// apb_top
module apb_top #(parameter ADDRESS=8, parameter DATA =8, parameter LOCATION=64)(
input PCLK,PRESETn,transfer,READ_WRITE,
input [ADDRESS-1:0] apb_write_paddr,apb_read_paddr,
input [DATA-1:0] apb_write_data,
output [DATA-1:0] apb_read_data_out);
Settings: LEC_CHECK=0, ABC_AREA=1, CAP_MARGIN=20, CORE_ASPECT_RATIO=0.91, CORE_MARGIN=2, CORE_UTILIZATION=72, CTS_CLUSTER_DIAMETER=396, CTS_CLUSTER_SIZE=10, HOLD_SLACK_MARGIN=0.29, PLACE_DENSITY=0.37, SLEW_MARGIN=20, TNS_END_PERCENT=5; clock period 1.82 ns.
run.sh (not shown) runs the stock make flow with config.mk's settings and CLKGATE_MAP_FILE=.
The first run completed, yet does not pass: negative setup slack.
Then changed:
- ABC_AREA: 1 -> not set
- CORE_ASPECT_RATIO: 0.91 -> not set
- CTS_CLUSTER_DIAMETER: 396 -> not set
- CTS_CLUSTER_SIZE: 10 -> 27
- HOLD_SLACK_MARGIN: 0.29 -> -0.08
- PLACE_DENSITY: 0.37 -> not set
- SETUP_SLACK_MARGIN: not set -> -0.09
- TNS_END_PERCENT: 5 -> 35
- clock period: 1.82 -> 1.67 ns (I/O delays scaled with it)
What happened:
- The changed run stopped in clock tree synthesis with DPL-0033
- synthesized cell count drops by 20%
- area after synthesis drops by 7.7%
- die size drops by 7.6%
Then changed:
- CORE_UTILIZATION: 72 -> 58
- CTS_CLUSTER_SIZE: 27 -> not set
- HOLD_SLACK_MARGIN: -0.08 -> not set
- SETUP_SLACK_MARGIN: -0.09 -> -0.21
- TNS_END_PERCENT: 35 -> not set
- clock period: 1.67 -> 2.5 ns (I/O delays scaled with it)
Result: With this change the flow produced a layout that fails on negative setup slack; die area came out higher by 24%; area after synthesis stays the same; synthesized cell count does not change.
Then changed:
- ABC_AREA: not set -> 1
- CORE_UTILIZATION: 58 -> 72
- CTS_CLUSTER_SIZE: not set -> 10
- PLACE_DENSITY: not set -> 0.6
- SETUP_SLACK_MARGIN: -0.21 -> 0.2
=> This time the run ran to the end with no violations. Routed wire length fell by a quarter to a third. Power fell by a few percent. Clock skew is higher by 4.1 ps. Core utilization came out higher by 8.2 points. Final area went down by a few percent. Sequential cell count is unchanged. Register-to-register slack gets better by 190 ps. First-iteration DRC count came out lower by a quarter to a third. Area after synthesis came out higher by a little under a tenth. Global-route usage went down by 11 points.
Then changed:
- ABC_AREA: 1 -> not set
- CORE_UTILIZATION: 72 -> 64
- CTS_CLUSTER_SIZE: 10 -> not set
- PLACE_DENSITY: 0.6 -> not set
- SETUP_SLACK_MARGIN: 0.2 -> not set
Result: The changed run finished but failed the layout checks on negative setup slack. Via count rose by 9.3%. Utilization is lower by 0.97 points. Design area went up by 2.1%. Global-route usage is higher by 19 points. Clock-buffer cell count grows by 2. Cell count fell by 9.2%. Power increases by 3.7%. First-iteration DRC count rose by 85%. Critical path depth is lower by 7. Setup slack degrades by 250 ps.

========
## willow
Starting RTL as in the previous note.
Design apb_top, start of the top module:
module apb_top #(parameter ADDRESS=8, parameter DATA =8, parameter LOCATION=64)(
input PCLK,PRESETn,transfer,READ_WRITE,
input [ADDRESS-1:0] apb_write_paddr,apb_read_paddr,
input [DATA-1:0] apb_write_data,
output [DATA-1:0] apb_read_data_out);
Settings: LEC_CHECK=0, CAP_MARGIN=25, CELL_PAD_IN_SITES_DETAIL_PLACEMENT=1, CELL_PAD_IN_SITES_GLOBAL_PLACEMENT=2, CORE_ASPECT_RATIO=0.68, CORE_MARGIN=5, CORE_UTILIZATION=35, CTS_CLUSTER_DIAMETER=204, GPL_ROUTABILITY_DRIVEN=0, GPL_TIMING_DRIVEN=0, HOLD_SLACK_MARGIN=0.16, MAX_ROUTING_LAYER=met5, PLACE_DENSITY_LB_ADDON=0.03, SETUP_SLACK_MARGIN=1.94, SLEW_MARGIN=40, TNS_END_PERCENT=20; clock period 7.13 ns.
diff inputs: willow => sierra
Settings: clearing GPL_TIMING_DRIVEN, which used to be 0; clearing MAX_ROUTING_LAYER, which used to be met5; swapping 5 for 2 in CORE_MARGIN; clearing CTS_CLUSTER_DIAMETER, which used to be 204; clearing CELL_PAD_IN_SITES_DETAIL_PLACEMENT, which used to be 1; clearing GPL_ROUTABILITY_DRIVEN, which used to be 0; putting PLACE_DENSITY at 0.6 where nothing was set; swapping 40 for 20 in SLEW_MARGIN; swapping 25 for 20 in CAP_MARGIN; clearing CELL_PAD_IN_SITES_GLOBAL_PLACEMENT, which used to be 2; swapping 35 for 12 in CORE_UTILIZATION; clearing PLACE_DENSITY_LB_ADDON, which used to be 0.03; clearing TNS_END_PERCENT, which used to be 20; clearing SETUP_SLACK_MARGIN, which used to be 1.94; clearing HOLD_SLACK_MARGIN, which used to be 0.16; clearing CORE_ASPECT_RATIO, which used to be 0.68; swapping 7.13 for 5.64 in the clock period (ns, I/O delays scaled along).
### Flow results
Compare sierra and willow | net total in the final layout higher: willow
Compared with willow, sierra shows a higher worst voltage drop across the vdd grid.
Going from willow to sierra, wire length of the first global-routing pass dropped about 18%; fraction of area in clock buffers and inverters down 0.18 points; worst relative slew slack fell 12 points; core utilization decreased by 26 points relative to the old numbers.
On sum of routed wire length over all layers, the lower figure sits with sierra, not willow.
Final-layout worst hold slack, sierra and willow: higher on willow
--- input diff sierra..juniper ---
Settings: putting ABC_AREA at 1 where nothing was set; swapping 12 for 68 in CORE_UTILIZATION; swapping 5.64 for 2.5 in the clock period (ns, I/O delays scaled along).
[summary]
Both conditions hold for juniper: the flow ran to the end and the final layout passed the timing, DRC and antenna checks.
Per the comparison of juniper with sierra, per-instance average area after synthesis fell 1.3 um2; mux share of post-synthesis cell area rose by 4.5 points; met3 layer usage reported by global route increased 3.9 points; via count moved up.
juniper ended up with a lower first-iteration DRC count than sierra did.
Input changes introduced in lagoon (baseline for comparison: juniper):
Settings: changing CORE_UTILIZATION from 68 to 40; removing ABC_AREA (formerly 1); changing the clock period (ns, I/O delays scaled along) from 2.5 to 5.0.
--- outcome ---
Going from juniper to lagoon, the routed wire length was found to have gone up by 49%.
Going from juniper to lagoon, cell area shrank by a little under 10%.
lagoon vs juniper: DRC marker count from the first detailed-route iteration up in lagoon

========
job 101:
Starting RTL as in the previous note.
## apb_top
module apb_top #(parameter ADDRESS=8, parameter DATA =8, parameter LOCATION=64)(
input PCLK,PRESETn,transfer,READ_WRITE,
input [ADDRESS-1:0] apb_write_paddr,apb_read_paddr,
input [DATA-1:0] apb_write_data,
output [DATA-1:0] apb_read_data_out);
clock: 5.65 ns
lec_check: 0
abc_area: 1
cap_margin: 30
cell_pad_in_sites_detail_placement: 2
cell_pad_in_sites_global_placement: 3
core_aspect_ratio: 1.09
core_margin: 2
core_utilization: 23
cts_cluster_size: 27
gpl_routability_driven: 1
gpl_timing_driven: 1
hold_slack_margin: 0.24
min_routing_layer: met1
setup_slack_margin: 0.93
slew_margin: 40
tns_end_percent: 35
#### Input delta (job 102 over job 101)
==> flow/config.mk <==
export PLATFORM = sky130hd
export DESIGN_NAME = apb_top
export DESIGN_NICKNAME = apb_top
export VERILOG_FILES = /design/flow/design.v
export SDC_FILE = /design/flow/constraint.sdc
export NUM_CORES = 4
export LEC_CHECK = 0
export CAP_MARGIN = 20
export CORE_MARGIN = 2
export CORE_UTILIZATION = 65
export CTS_CLUSTER_SIZE = 27
export HOLD_SLACK_MARGIN = 0.24
export SETUP_SLACK_MARGIN = -0.14
export SLEW_MARGIN = 20
export TNS_END_PERCENT = 35
==> flow/constraint.sdc <==
create_clock -name core_clock -period 3.51 [get_ports {PCLK}]
set_input_delay 0.7020 -clock core_clock [delete_from_list [all_inputs] [get_ports {PCLK}]]
set_output_delay 0.7020 -clock core_clock [all_outputs]
set_load 0.01 [all_outputs]
==> results <==
- Complete run, failing final checks: job 102, reason negative setup slack.
- Job 102 does worse than job 101 on via count.
- Job 102 vs. job 101: number of non-clock buffers rose 288, die area fell 67%.
## Diff of input files: job 103 against job 102
==> flow/config.mk <==
export PLATFORM = sky130hd
export DESIGN_NAME = apb_top
export DESIGN_NICKNAME = apb_top
export VERILOG_FILES = /design/flow/design.v
export SDC_FILE = /design/flow/constraint.sdc
export NUM_CORES = 4
export LEC_CHECK = 0
export ABC_AREA = 1
export CAP_MARGIN = 20
export CORE_MARGIN = 2
export CORE_UTILIZATION = 68
export PLACE_DENSITY = 0.6
export SETUP_SLACK_MARGIN = 0.65
export SLEW_MARGIN = 20
==> flow/constraint.sdc <==
create_clock -name core_clock -period 2.5 [get_ports {PCLK}]
set_input_delay 0.5000 -clock core_clock [delete_from_list [all_inputs] [get_ports {PCLK}]]
set_output_delay 0.5000 -clock core_clock [all_outputs]
set_load 0.01 [all_outputs]
- Job 102 -> job 103: number of routed nets with antenna violations delta 0, exact match
- Compared with job 102, job 103 shows a lower proportion of cell area occupied by registers.
- Compared job 103 vs job 102, and synthesized instance count is up in job 103.
- Job 103 completed every stage of the flow, and the final layout passed the timing, DRC and antenna checks.
- No crash in job 102: every stage finished, but the layout fails its final checks due to negative setup slack.
- When job 103 is set beside job 102, its routed wire length turns out to be 24% smaller.
- Worst min-delay path category = register to register: job 102; worst min-delay path category = input port to register: job 103
- Delta(combinational cell power, job 103 - job 102) > 0
## Diff of input files: job 104 against job 103
diff --git a/flow/config.mk b/flow/config.mk
--- a/flow/config.mk
+++ b/flow/config.mk
@@ -7,8 +7,6 @@
 export LEC_CHECK = 0
-export ABC_AREA = 1
 export CAP_MARGIN = 20
 export CORE_MARGIN = 2
-export CORE_UTILIZATION = 68
+export CORE_UTILIZATION = 42
 export PLACE_DENSITY = 0.6
-export SETUP_SLACK_MARGIN = 0.65
 export SLEW_MARGIN = 20
==> flow/constraint.sdc <==
create_clock -name core_clock -period 4.5 [get_ports {PCLK}]
set_input_delay 0.9000 -clock core_clock [delete_from_list [all_inputs] [get_ports {PCLK}]]
set_output_delay 0.9000 -clock core_clock [all_outputs]
set_load 0.01 [all_outputs]
--- outcome ---
Job 104: all stages complete, timing, DRC and antenna checks passed
Against job 103, job 104 comes in 65% lower on combinational power.
The prevailing logic family in the synthesized netlist comes out AND-OR/OR-AND gates in one run and simple AND/OR/NAND/NOR gates in the other, namely in job 104 and job 103 respectively.
Setup slack (job 104 over job 103): increase, 0.29 ns
Cmp job 103 and job 104 / initial antenna violation count / lower: job 103
Higher instance area at placement was reported by job 103, not job 104.
The higher well-tap cell count came out of job 104.
Compared with job 103, job 104 shows area of the synthesized netlist per yosys stat that has gone down by a little under 10%.
[job 104] non-clock buffer count fell 25 relative to job 103
Job 104: core region area is about 50% higher than what job 103 reported.
> inputs changed (job 104 -> job 105)
diff --git a/flow/config.mk b/flow/config.mk
--- a/flow/config.mk
+++ b/flow/config.mk
@@ -9,4 +9,7 @@
 export CORE_MARGIN = 2
-export CORE_UTILIZATION = 42
-export PLACE_DENSITY = 0.6
+export CORE_UTILIZATION = 72
+export CTS_CLUSTER_SIZE = 27
+export HOLD_SLACK_MARGIN = -0.08
+export SETUP_SLACK_MARGIN = 0.52
 export SLEW_MARGIN = 20
+export TNS_END_PERCENT = 35
==> flow/constraint.sdc <==
create_clock -name core_clock -period 1.8 [get_ports {PCLK}]
set_input_delay 0.3600 -clock core_clock [delete_from_list [all_inputs] [get_ports {PCLK}]]
set_output_delay 0.3600 -clock core_clock [all_outputs]
set_load 0.01 [all_outputs]
## What came out
- clock tree synthesis (4_1_cts): job 105 exited with error
- Job 104: done, clean on timing, DRC and antenna
- Diff job 104..job 105 | synthesized chip area reported by yosys | negligible
- [diff] total half-perimeter wirelength after legalization and detailed placement, job 105 relative to job 104: improvement
- Note that the number of core rows recorded for job 105 amounts to 0.76 times the value seen in job 104.
- Diff job 104 -> job 105: setup slack at placement moved down; die size moved down; vertical extent of the die moved down; core area moved down.
No activity file was given, so power comes from the tool's default toggle rates.
